==> delta: inputs <==
// uart
module uart #(
    parameter CLK_FREQ = 100_000_000,   
    parameter DATA_WIDTH = 8,           
    parameter FIFO_DEPTH = 16           
) (
    input  logic                    CLKip,        
    input  logic                    RSTi,         
    input  logic                    RXi,          
    input  logic [31:0]             BAUD_RATEi,   
    input  logic                    BAUD_RATE_WEi,  
    input  logic                    BAUD_RATE_RDi,  
    output logic                    DONEo,
    output logic [DATA_WIDTH-1:0]   DATAo,  
    output logic                    EMPTYo,   
    output logic                    FULLo     
);
export LEC_CHECK = 0
export ABC_AREA = 1
export CAP_MARGIN = 20
export CELL_PAD_IN_SITES_DETAIL_PLACEMENT = 0
export CELL_PAD_IN_SITES_GLOBAL_PLACEMENT = 0
export CORE_ASPECT_RATIO = 0.94
export CORE_MARGIN = 2
export CORE_UTILIZATION = 65
export CTS_CLUSTER_SIZE = 34
export GPL_TIMING_DRIVEN = 1
export HOLD_SLACK_MARGIN = 0.28
export SETUP_SLACK_MARGIN = -0.56
export SLEW_MARGIN = 40
export TNS_END_PERCENT = 90
create_clock -name core_clock -period 64.2 [get_ports {CLKip}]
run.sh (not shown) runs the stock make flow with config.mk's settings and CLKGATE_MAP_FILE=.
==> inputs of tundra, as changes to delta <==
==> flow/config.mk (replaced) <==
export PLATFORM = sky130hd
export DESIGN_NAME = uart
export DESIGN_NICKNAME = uart
export VERILOG_FILES = /design/flow/design.v
export SDC_FILE = /design/flow/constraint.sdc
export NUM_CORES = 4
export LEC_CHECK = 0
export CAP_MARGIN = 20
export CORE_MARGIN = 2
export CORE_UTILIZATION = 69
export CTS_CLUSTER_DIAMETER = 358
export CTS_CLUSTER_SIZE = 93
export PLACE_DENSITY = 0.41
export SETUP_SLACK_MARGIN = -1.21
export SLEW_MARGIN = 20
export TNS_END_PERCENT = 15
==> flow/constraint.sdc (replaced) <==
create_clock -name core_clock -period 34.6 [get_ports {CLKip}]
set_input_delay 6.9200 -clock core_clock [delete_from_list [all_inputs] [get_ports {CLKip}]]
set_output_delay 6.9200 -clock core_clock [all_outputs]
set_load 0.01 [all_outputs]
==> comparison table <==
metric	delta	tundra
Final RePlAce weighted congestion	1.01	1.19
Number of unique standard cell types used by synthesis	92	107
Synthesized area	0.0388 mm²	0.0415 mm²
Share of the yosys chip area belonging to registers	0.144	0.135
Chip area	0.0617 mm²	0.0621 mm²
Floorplan core density	0.660	0.701
Synth top area share	0.164	0.153
Yosys synthesis chip area	0.0388 mm²	0.0415 mm²
Height of the chip	241 µm	249 µm
XOR/XNOR Fraction of Synth Area	0.0974	0.0948
Number of flops mapped to enable cells by yosys	144	144
Number of standard cells after synthesis	5,951	5,633
Standard-cell rows	86	89
Cell type contributing the most total cell area after synthesis	ha_1	ha_1
Average footprint of a synthesized cell	6.52 µm²	7.37 µm²
Dominant cell by count in the synthesized netlist	nand2_1	nor2_1
Synthesized Nets	6,497	6,179
Width of the die	256 µm	249 µm
Placeable core region	0.0589 mm²	0.0592 mm²
Multiplexer share of the synthesized area	0.00593	0.0444
Total of buffers placed on input and output ports	45	45
Simple logic cell fraction of the synthesized area	0.297	0.233
Cell count in the Yosys report	5,951	5,633
Result of the run	stopped before the end	stopped before the end
Failing step	4_1_cts	3_5_place_dp
Compound-Gate Fraction of Synth Area	0.192	0.299
Adder-Cell Fraction of Synth Area	0.164	0.153

---

==> inputs of violet <==
Starting RTL as in the previous note.
clock: 69.5 ns
lec_check: 0
abc_area: 1
cap_margin: 20
cell_pad_in_sites_detail_placement: 0
cell_pad_in_sites_global_placement: 0
core_aspect_ratio: 0.94
core_margin: 2
core_utilization: 58
gpl_timing_driven: 1
setup_slack_margin: -0.56
slew_margin: 40
tns_end_percent: 20
==> indigo (differences from violet) <==
--- a/flow/config.mk
+++ b/flow/config.mk
@@ -9,10 +9,14 @@
 export CAP_MARGIN = 20
 export CELL_PAD_IN_SITES_DETAIL_PLACEMENT = 0
 export CELL_PAD_IN_SITES_GLOBAL_PLACEMENT = 0
-export CORE_ASPECT_RATIO = 0.94
+export CORE_ASPECT_RATIO = 1.45
 export CORE_MARGIN = 2
-export CORE_UTILIZATION = 58
+export CORE_UTILIZATION = 72
+export CTS_CLUSTER_DIAMETER = 288
+export CTS_CLUSTER_SIZE = 59
 export GPL_TIMING_DRIVEN = 1
-export SETUP_SLACK_MARGIN = -0.56
+export HOLD_SLACK_MARGIN = -0.09
+export PLACE_DENSITY = 0.35
+export SETUP_SLACK_MARGIN = 2.45
 export SLEW_MARGIN = 40
 export TNS_END_PERCENT = 20
==> flow/constraint.sdc (replaced) <==
create_clock -name core_clock -period 35.0 [get_ports {CLKip}]
set_input_delay 7.0000 -clock core_clock [delete_from_list [all_inputs] [get_ports {CLKip}]]
set_output_delay 7.0000 -clock core_clock [all_outputs]
set_load 0.01 [all_outputs]
==> lagoon (differences from violet) <==
==> flow/config.mk (replaced) <==
export PLATFORM = sky130hd
export DESIGN_NAME = uart
export DESIGN_NICKNAME = uart
export VERILOG_FILES = /design/flow/design.v
export SDC_FILE = /design/flow/constraint.sdc
export NUM_CORES = 4
export LEC_CHECK = 0
export CAP_MARGIN = 20
export CORE_MARGIN = 2
export CORE_UTILIZATION = 53
export CTS_CLUSTER_DIAMETER = 364
export SETUP_SLACK_MARGIN = 0.53
export SLEW_MARGIN = 20
==> flow/constraint.sdc (replaced) <==
create_clock -name core_clock -period 68.9 [get_ports {CLKip}]
set_input_delay 13.7800 -clock core_clock [delete_from_list [all_inputs] [get_ports {CLKip}]]
set_output_delay 13.7800 -clock core_clock [all_outputs]
set_load 0.01 [all_outputs]
==> flow_summary_export.csv <==
group,metric,value,unit
floorplan,die-area,55800,sq um
yosys,synth-compound-area-share,19.2,%
status,outcome,"stopped before the end",
status,lastStage,"3_5_place_dp",
status,error,"[ERROR DPL-0038] Utilization greater than 100%, impossible to legalize",
yosys,ys_cells,5951,
floorplan,die_width,197,microns
yosys,synth_cell_types,92,
yosys,yosysMostFrequentCell,"nand2_1",
yosys,topCellsByArea,"ha_1 (16%), nand2_1 (14%), edfxtp_1 (11%)",
yosys,top_logic_kind,"simple AND/OR/NAND/NOR gates",
yosys,netlist_area,38800,sq um
[end of results for indigo]
==> flow_summary_export.csv <==
group,metric,value,unit
worst_hold_path,hold_path.startpoint,"uart_rx_inst.rst_stab.meta_sig",
yosys,top_logic_kind,"simple AND/OR/NAND/NOR gates",
yosys,synth_cell_types,92,
floorplan,die-area,69000,sq um
clock_network,ctsRootBufferMaster,"clkbuf_16",
floorplan,die_width,271,microns
status,outcome,"finished with violations",
yosys,topCellsByArea,"ha_1 (16%), nand2_1 (14%), edfxtp_1 (11%)",
yosys,yosysMostFrequentCell,"nand2_1",
yosys,synth-compound-area-share,19.2,%
yosys,ys_cells,5951,
sta,finalSetupViolations,34,
status,check.faults,"setup timing",
sta,finalWorstSetupSlack,-6.56,ns
[end of results for violet]
==> flow_summary_export.csv <==
group,metric,value,unit
status,outcome,"stopped before the end",
status,lastStage,"5_1_grt",
status,error,"[ERROR GRT-0116] Global routing finished with congestion. Check the congestion regions in the DRC Viewer.",
yosys,netlist_area,41500,sq um
yosys,synth-compound-area-share,29.9,%
yosys,top_logic_kind,"AND-OR/OR-AND gates",
floorplan,die_width,284,microns
yosys,yosysWarnings,5,
yosys,xor_area_share,9.48,%
yosys,ys_sh_simple,23.3,%
floorplan,die-area,80600,sq um
yosys,mux_area_share,4.44,%
yosys,synth_cell_types,107,
clock_network,cts-htree-levels,1,
yosys,topCellsByArea,"ha_1 (15%), edfxtp_1 (10%), xnor2_1 (6.1%)",
yosys,ys_cells,5633,
[end of results for lagoon]

---

==> build 70: inputs <==
==> flow/design.v <==
module sync 
( 
    input  logic CLKip, 
    input  logic SIGi,
    output logic SIGo
);
    logic meta_sig;
    always_ff @(posedge CLKip) meta_sig <= SIGi;
    always_ff @(posedge CLKip) SIGo     <= meta_sig;
endmodule
module mem 
    # ( 
    parameter DATA_WIDTH = 32
    ) (
    input  logic                  CLKip,
    input  logic                  RDi,       
    input  logic                  WEi,     
    input  logic [DATA_WIDTH-1:0] DATAi,
    output logic [DATA_WIDTH-1:0] Qo
);
	logic [DATA_WIDTH-1:0] ram;
	always_ff @(posedge CLKip) if (WEi) ram <= DATAi;
	always_ff @(posedge CLKip) if (RDi) Qo <= ram;
endmodule
`timescale 1ns/1ps
module uart_rx 
    # (
    parameter FREQ_CLK  = 100_000_000,  
    parameter DATA_WDTH = 8          
    ) (
    input   wire                    CLKip,  
    input   wire                    RSTi,  
    input   wire                    RXi,  
    input   wire                    BAUD_RATE_RDi,  
    input   wire                    BAUD_RATE_WEi,  
    input   logic [31:0]            BAUD_RATEi,  
    output  logic                   DONEo,  
    output  logic                   READYo,  
    output  logic [DATA_WDTH-1:0]   DATAo  
    );
    int unsigned                    baud_rate;  
    int unsigned                    bit_cntr;  
    int unsigned                    half_bit_cntr;  
    logic                           half_rx_strb;  
    logic                           rx_strb;  
    int unsigned                    clk_count;  
    logic [$clog2(DATA_WDTH+1)-1:0] bit_idx;   
    logic [DATA_WDTH-1:0]           data;  
    logic                           rx;  
    logic                           rst;  
    logic                           done;  
    logic                           ready;  
    logic                           baud_rate_read;  
    logic                           baud_rate_we;  
    int unsigned                    br;  
    sync rx_stab (.CLKip (CLKip), .SIGi (RXi), .SIGo (rx));
    sync rst_stab (.CLKip (CLKip), .SIGi (RSTi), .SIGo (rst));
    sync br_we_stab (.CLKip (CLKip), .SIGi (BAUD_RATE_WEi), .SIGo (baud_rate_we));
    sync br_rd_stab (.CLKip (CLKip), .SIGi (BAUD_RATE_RDi), .SIGo (baud_rate_read));
    mem baud_rate_mem (
        .CLKip  (CLKip),
        .RDi    (baud_rate_read),  
        .WEi    (baud_rate_we),
        .DATAi  (baud_rate), 
        .Qo     (br)
        );
    typedef enum logic [1:0] {       
        IDLE    = 2'h0,
        START   = 2'h1,
        RECEIVE = 2'h2,
        STOP    = 2'h3
    } statetype;
    statetype STATE;
    always_comb begin: calc_bit_value
        baud_rate = BAUD_RATEi;
        bit_cntr = FREQ_CLK / baud_rate;
        half_bit_cntr = bit_cntr >> 1;
    end
always @(posedge CLKip) begin: strobe_logic
    if (rst) begin
        clk_count <= 0;
        half_rx_strb <= 0;
        rx_strb <= 0;
    end else begin
        case (STATE)
            IDLE: begin
                clk_count <= 0;
                half_rx_strb <= 0;
                rx_strb <= 0;
            end
            START: begin
                if (clk_count == half_bit_cntr) begin
                    half_rx_strb <= 1;
                    clk_count <= 0;
                end
                else begin
                    half_rx_strb <= 0;
                    clk_count <= clk_count + 1;
                end                
            end
            RECEIVE: begin
                if (clk_count == bit_cntr) begin
                    rx_strb <= 1;
                    clk_count <= 0;
                end
                else begin
                    rx_strb <= 0;
                    clk_count <= clk_count + 1;
                end                  
            end
            STOP: begin
                if (clk_count == bit_cntr) begin
                    rx_strb <= 1;
                    clk_count <= 0;
                end
                else begin
                    rx_strb <= 0;
                    clk_count <= clk_count + 1;
                end                  
            end  
            default: begin
                clk_count <= 0;
            end
        endcase
    end
end
    always_ff @(posedge CLKip) begin: fsm_uart_rx
        if (rst) begin
            bit_idx     <= 0;
            STATE       <= IDLE;
            done        <= 0;
        end
        else begin
            case (STATE)
                IDLE: begin
                    ready          <= 1;
                    if (rx == 1'b0) STATE <= rx ? IDLE : START;
                end
                START: begin
                    ready          <= 0;
                    done           <= 0;
                    if (half_rx_strb) begin
                        STATE <= rx ? IDLE : RECEIVE;
                    end
                    else begin 
                        STATE <= START;
                    end
                end
                RECEIVE: begin
                    if (rx_strb) begin
                        /*verilator lint_off WIDTHTRUNC*/                        
                        data[bit_idx] <= rx;
                        /*verilator lint_on WIDTHTRUNC*/
                        if (bit_idx < DATA_WDTH-1) begin 
                            bit_idx <= bit_idx + 1;
                        end
                        else begin 
                            bit_idx <= 0;
                            STATE   <= STOP;
                            done    <= 1;
                        end 
                    end
                    else begin
                        STATE <= RECEIVE;
                    end  
                end
                STOP: begin
                    if (rx_strb) STATE <= rx_strb ? IDLE : STOP;
                end
                default: begin
                    STATE <= IDLE;
                end 
            endcase            
        end   
    end 
    always_comb begin: set_out
        DATAo = data;
        READYo = ready;
        DONEo = done;
    end
endmodule
`timescale 1ns/1ps
module fifo #(
    parameter DATA_WIDTH = 8,
    parameter FIFO_DEPTH = 16,
    parameter LOG2_DEPTH = $clog2(FIFO_DEPTH)
) (
    input  logic                     CLKip,
    input  logic                     RSTi,
    input  logic                     WEi,
    input  logic [DATA_WIDTH-1:0]    DATAi,
    input  logic                     RDi,
    output logic [DATA_WIDTH-1:0]    DATAo,
    output logic                     FULLo,
    output logic                     EMPTYo
);
    logic [DATA_WIDTH-1:0] memory [0:FIFO_DEPTH-1];
    logic [LOG2_DEPTH:0]   count;
    logic [LOG2_DEPTH-1:0] wr_ptr;
    logic [LOG2_DEPTH-1:0] rd_ptr;
    logic [1:0] count_state;
    always_ff @(posedge CLKip or posedge RSTi) begin
        if (RSTi) begin
            wr_ptr  <= '0;
            rd_ptr  <= '0;
            count   <= '0;
            count_state <= '0;
        end 
        else begin
            if (WEi && !FULLo) begin: write
                wr_ptr <= (wr_ptr == '1) ? 0 : wr_ptr + 1;
            end
            if (RDi && !EMPTYo) begin: read
                rd_ptr <= (rd_ptr == '1) ? 0 : rd_ptr + 1;
            end
            case ({WEi && !FULLo, RDi && !EMPTYo})
                2'b01:   count <= count - 1;
                2'b10:   count <= count + 1;
                2'b11:   count <= count;
                default: count <= count;
            endcase
        end
    end
    always_ff @(posedge CLKip) begin
        if (!RSTi && WEi && !FULLo) memory[wr_ptr] <= DATAi;
        if (!RSTi && RDi && !EMPTYo) DATAo <= memory[rd_ptr];
    end
    always_comb begin: status
        FULLo  = (count == FIFO_DEPTH);
        EMPTYo = (count == 0);
    end
endmodule
`timescale 1ns/1ps
module uart #(
    parameter CLK_FREQ = 100_000_000,   
    parameter DATA_WIDTH = 8,           
    parameter FIFO_DEPTH = 16           
) (
    input  logic                    CLKip,        
    input  logic                    RSTi,         
    input  logic                    RXi,          
    input  logic [31:0]             BAUD_RATEi,   
    input  logic                    BAUD_RATE_WEi,  
    input  logic                    BAUD_RATE_RDi,  
    output logic                    DONEo,
    output logic [DATA_WIDTH-1:0]   DATAo,  
    output logic                    EMPTYo,   
    output logic                    FULLo     
);
    logic [DATA_WIDTH-1:0] data;
    logic done;
    logic ready;
    logic RDi;
    always_ff @(posedge CLKip) begin
        RDi <= 1;
        DONEo <=done;
    end
    uart_rx #(
        .FREQ_CLK       (CLK_FREQ),
        .DATA_WDTH      (DATA_WIDTH)
    ) uart_rx_inst (
        .CLKip          (CLKip),
        .RSTi           (RSTi),
        .RXi            (RXi),
        .BAUD_RATEi     (BAUD_RATEi),
        .BAUD_RATE_WEi  (BAUD_RATE_WEi),
        .BAUD_RATE_RDi  (BAUD_RATE_RDi),
        .DONEo          (done),
        .READYo         (ready),
        .DATAo          (data)
    );
    fifo #(
        .DATA_WIDTH     (DATA_WIDTH),
        .FIFO_DEPTH     (FIFO_DEPTH)
    ) fifo_inst (
        .CLKip          (CLKip),
        .RSTi           (RSTi),
        .WEi            (done),        
        .DATAi          (data),      
        .RDi            (RDi),          
        .DATAo          (DATAo),      
        .FULLo          (FULLo),      
        .EMPTYo         (EMPTYo)     
    );
endmodule
==> flow/run.sh <==
#!/bin/bash
# the make line also repeats each setting of config.mk as NAME=value (left out here)
make -C /OpenROAD-flow-scripts/flow DESIGN_CONFIG=/design/flow/config.mk WORK_HOME=/design/flow/orfs CLKGATE_MAP_FILE= finish
==> flow/config.mk <==
export PLATFORM = sky130hd
export DESIGN_NAME = uart
export DESIGN_NICKNAME = uart
export VERILOG_FILES = /design/flow/design.v
export SDC_FILE = /design/flow/constraint.sdc
export NUM_CORES = 4
export LEC_CHECK = 0
export ABC_AREA = 1
export CAP_MARGIN = 20
export CELL_PAD_IN_SITES_DETAIL_PLACEMENT = 0
export CELL_PAD_IN_SITES_GLOBAL_PLACEMENT = 0
export CORE_ASPECT_RATIO = 0.94
export CORE_MARGIN = 2
export CORE_UTILIZATION = 65
export CTS_CLUSTER_SIZE = 31
export GPL_TIMING_DRIVEN = 1
export HOLD_SLACK_MARGIN = 0.3
export SETUP_SLACK_MARGIN = -0.56
export SLEW_MARGIN = 40
export TNS_END_PERCENT = 90
==> flow/constraint.sdc <==
create_clock -name core_clock -period 67.1 [get_ports {CLKip}]
set_input_delay 13.4200 -clock core_clock [delete_from_list [all_inputs] [get_ports {CLKip}]]
set_output_delay 13.4200 -clock core_clock [all_outputs]
set_load 0.01 [all_outputs]
==> trial 2: changes against build 70 <==
- CAP_MARGIN: 20 -> 30
- CORE_ASPECT_RATIO: 0.94 -> 1.45
- CORE_UTILIZATION: 65 -> 72
- CTS_CLUSTER_DIAMETER: unset -> 397
- CTS_CLUSTER_SIZE: 31 -> 59
- GPL_ROUTABILITY_DRIVEN: unset -> 0
- HOLD_SLACK_MARGIN: 0.3 -> -0.09
- PLACE_DENSITY: unset -> 0.35
- SETUP_SLACK_MARGIN: -0.56 -> 2.45
- TNS_END_PERCENT: 90 -> 5
==> flow/constraint.sdc (replaced) <==
create_clock -name core_clock -period 35.0 [get_ports {CLKip}]
set_input_delay 7.0000 -clock core_clock [delete_from_list [all_inputs] [get_ports {CLKip}]]
set_output_delay 7.0000 -clock core_clock [all_outputs]
set_load 0.01 [all_outputs]
==> build 91: changes against build 70 <==
- CELL_PAD_IN_SITES_DETAIL_PLACEMENT: 0 -> 2
- CELL_PAD_IN_SITES_GLOBAL_PLACEMENT: 0 -> unset
- CORE_ASPECT_RATIO: 0.94 -> 1.5
- CORE_MARGIN: 2 -> 7
- CORE_UTILIZATION: 65 -> 40
- CTS_CLUSTER_DIAMETER: unset -> 89
- CTS_CLUSTER_SIZE: 31 -> 73
- GPL_TIMING_DRIVEN: 1 -> unset
- HOLD_SLACK_MARGIN: 0.3 -> unset
- MIN_ROUTING_LAYER: unset -> met2
- PLACE_DENSITY_LB_ADDON: unset -> 0.28
- SETUP_SLACK_MARGIN: -0.56 -> unset
- SLEW_MARGIN: 40 -> 5
- TNS_END_PERCENT: 90 -> unset
==> flow/constraint.sdc (replaced) <==
create_clock -name core_clock -period 163.0 [get_ports {CLKip}]
set_input_delay 32.6000 -clock core_clock [delete_from_list [all_inputs] [get_ports {CLKip}]]
set_output_delay 32.6000 -clock core_clock [all_outputs]
set_load 0.01 [all_outputs]
==> run summary <==
This note records the results obtained with Yosys and OpenROAD.

Run status
The run stopped with a tool error. The stage where the run came to a stop is clock tree synthesis (4_1_cts). The tool reported: "[ERROR DPL-0033] detailed placement checks failed during check placement".

Placed design
Per the post-place timing report, worst setup slack is -10.02 ns. The post-DP HPWL is 129,000 um.

Floorplan
The floorplan core area is 58,900 sq um. The x dimension of the die is 256 um.
[end of results for build 70]
==> run summary <==
This note records the results obtained with Yosys and OpenROAD.

Yosys
The async set-or-reset flop fraction in the synthesized netlist is 0.0634. Sorting the synthesized cells by area gives the leading types as ha_1 16%, nand2_1 14%, edfxtp_1 11%.

Floorplan
The core region is 53,300 sq um. The floorplan step set the die width to 197 um.

Run status
The flow stopped in detailed placement (3_5_place_dp). The first error in the log reads "[ERROR DPL-0038] Utilization greater than 100%, impossible to legalize". The flow did not finish.
[end of results for trial 2]
==> run summary <==
This note records the results obtained with Yosys and OpenROAD.

Run status
The flow did not finish. The tool reported: "[ERROR GRT-0116] Global routing finished with congestion. Check the congestion regions in the DRC Viewer". The flow stopped in global routing (5_1_grt).

Placed design
The post-DP HPWL is 222,000 um.

Floorplan
The floorplan core area is 96,000 sq um. According to the floorplan report, the die width is 268 um.
[end of results for build 91]
